Design system_top, start of the top module:
module system_top (
    input  wire         clk, 
    input  wire         rst,
    input  wire         rx,
    output wire         tx,
    input  wire         miso,
    output wire         sclk,
    output wire         mosi,
    output wire         cs_n,
    output wire         nrst_pd,
    output wire [4:0]   pwm_servos,  
    input  wire [4:0]   input_ir,
	output wire [4:0] led_busy,
	output wire         led1, led2
);
Size: roughly 980 flip-flops, ~26 I/O pins, ~44,000 µm² of cells after synthesis.
make LEC_CHECK=0 ABC_AREA=1 CAP_MARGIN=5 CORE_MARGIN=2 CORE_UTILIZATION=72 CTS_CLUSTER_SIZE=72 HOLD_SLACK_MARGIN=0.29 PLACE_DENSITY=0.63 SLEW_MARGIN=20 finish   # period 2.67 ns
run.sh (not shown) runs the stock make flow with config.mk's settings and CLKGATE_MAP_FILE=.
The first run finished with negative setup slack left.
Change:
- CAP_MARGIN: 5 -> 20
- CELL_PAD_IN_SITES_DETAIL_PLACEMENT: not set -> 0
- CTS_CLUSTER_DIAMETER: not set -> 284
- CTS_CLUSTER_SIZE: 72 -> 15
- HOLD_SLACK_MARGIN: 0.29 -> 0.25
- MAX_ROUTING_LAYER: not set -> met4
- PLACE_DENSITY: 0.63 -> not set
- PLACE_DENSITY_LB_ADDON: not set -> 0.01
- SETUP_SLACK_MARGIN: not set -> -0.05
What happened:
- The changed run reached the layout checks and failed them: negative setup slack
- global-route usage came out higher by 0.62 points
- die area does not change
- clock skew came out higher by 0.0051 ns
- setup slack got worse by 0.10 ns
- register-to-register slack is worse by 0.10 ns
- non-clock buffer count shrinks by 22
- power shrinks by 11%
- first-iteration DRC count drops by 0.33%
- cell area fell by 2.6%
- routed wire length drops by 2.1%
Change:
- CAP_MARGIN: 20 -> 40
- SETUP_SLACK_MARGIN: -0.05 -> -0.09
The new run ran to the end with violations: negative setup slack; die area stays the same; setup slack gains 0.028 ns; first-iteration DRC count grows by roughly a tenth; cell area barely changes; register-to-register slack improved by 0.03 ns; utilization barely changes; maximum frequency rises slightly.
Change:
- ABC_AREA: 1 -> not set
- CAP_MARGIN: 40 -> 20
- CELL_PAD_IN_SITES_DETAIL_PLACEMENT: 0 -> not set
- CORE_UTILIZATION: 72 -> 40
- CTS_CLUSTER_DIAMETER: 284 -> not set
- CTS_CLUSTER_SIZE: 15 -> not set
- HOLD_SLACK_MARGIN: 0.25 -> not set
- MAX_ROUTING_LAYER: met4 -> not set
- PLACE_DENSITY_LB_ADDON: 0.01 -> not set
- SETUP_SLACK_MARGIN: -0.09 -> not set
- clock period: 2.67 -> 4.8 ns (I/O delays scaled with it)
The new run produced a clean layout.
Via count falls by 16%.
Die area rises by 76%.
Cell area falls by 1.4%.
Change:
- CORE_UTILIZATION: 40 -> 63
- CTS_CLUSTER_SIZE: not set -> 42
- clock period: 4.8 -> 2.04 ns (I/O delays scaled with it)
=> This time the run finished with negative setup slack left; wire length increases by about a fifth; final area increases by roughly a tenth; sequential power increases by well over a third; first-iteration DRC count increases by a quarter to a third; fmax increases by a quarter to a third; clock power increases by well over a third; final cell count increases slightly; global-route usage increases by 14 points.
Change:
- CORE_UTILIZATION: 63 -> 70
- CTS_CLUSTER_SIZE: 42 -> not set
- clock period: 2.04 -> 2.71 ns (I/O delays scaled with it)
The changed run completed and failed the layout checks on negative setup slack. Via count shrinks by 0.63%. Routed wire length increases by 2.1%. Setup slack improves by 0.57 ns. Total power drops by 25%. Final cell count falls by 7.0%. Clock-buffer cell count climbs by 5. Global-route usage goes up by 3.0 points. Critical path depth rose by 1.

* * *

Setup of alpha:
system_top again, from the RTL that the note above started with.
Settings: LEC_CHECK=0, ABC_AREA=1, CAP_MARGIN=5, CORE_MARGIN=2, CORE_UTILIZATION=72, CTS_CLUSTER_DIAMETER=29, SETUP_SLACK_MARGIN=0.21, SLEW_MARGIN=20; clock period 2.71 ns.
alpha: flow complete, layout not clean; failing: negative setup slack
The inputs of beta differ from those of alpha as listed below.
Settings: clearing SETUP_SLACK_MARGIN, which used to be 0.21; clearing CTS_CLUSTER_DIAMETER, which used to be 29; putting HOLD_SLACK_MARGIN at 0.29 where nothing was set; putting CTS_CLUSTER_SIZE at 72 where nothing was set.
Findings:
- To summarise alpha: no stage aborted, but the layout did not pass its checks, failing on negative setup slack.
- Layout checks on beta: not met. Flow itself completed; violations: negative setup slack.
- beta vs. alpha: maximum operating frequency went up by 26%.
- In beta, the via count of the first global-routing pass came out 3188 below the value in alpha.
- beta reports its first element of the critical path as comm_inst.handler.rx_buf[0][7] while alpha reports comm_inst.handler.system_authorized.
- Looking at worst slew margin relative to its limit across beta and alpha, the one that comes out lower is alpha.
- alpha → beta: clock power lower; tally of clock buffers in the finished layout went down; first-pass iteration count of the detailed router went down.
> inputs changed (beta -> gamma)
Settings: clearing CTS_CLUSTER_SIZE, which used to be 72; clearing HOLD_SLACK_MARGIN, which used to be 0.29; clearing ABC_AREA, which used to be 1; swapping 72 for 40 in CORE_UTILIZATION; swapping 5 for 20 in CAP_MARGIN; swapping 2.71 for 3.2 in the clock period (ns, I/O delays scaled along).
Findings:
gamma: flow completed, timing, DRC and antenna clean
On global-route usage, the higher figure sits with beta, not gamma.
Between beta and gamma, the difference in adder-cell area share of the yosys netlist is negligible.
Going from beta to gamma, the critical path depth was found to have gone down by 3.
gamma vs. beta: detail-routed via count per cell now smaller; biggest fanout along the worst timing path shrank by 1.
Here is what was changed in the inputs of delta compared with gamma.
Settings: CTS_CLUSTER_SIZE newly set to 44; SETUP_SLACK_MARGIN newly set to 1.58; CORE_UTILIZATION changed from 40 to 58; the clock period (ns, I/O delays scaled along) changed from 3.2 to 5.39.
[summary]
gamma -> delta: final number of max-transition violations delta 0, exact match. Cmp delta vs gamma: pin slew with the least headroom to its limit higher in delta. Summary of delta over gamma: final core area utilization shows an increase of 19 points, wire length on met2 saw an increase. gamma vs delta, type of the tightest min-delay check: in -> reg vs reg -> reg. Run comparison: delta top layer used by detailed routing met4; gamma top layer used by detailed routing met5.
No activity file was given, so power comes from the tool's default toggle rates.
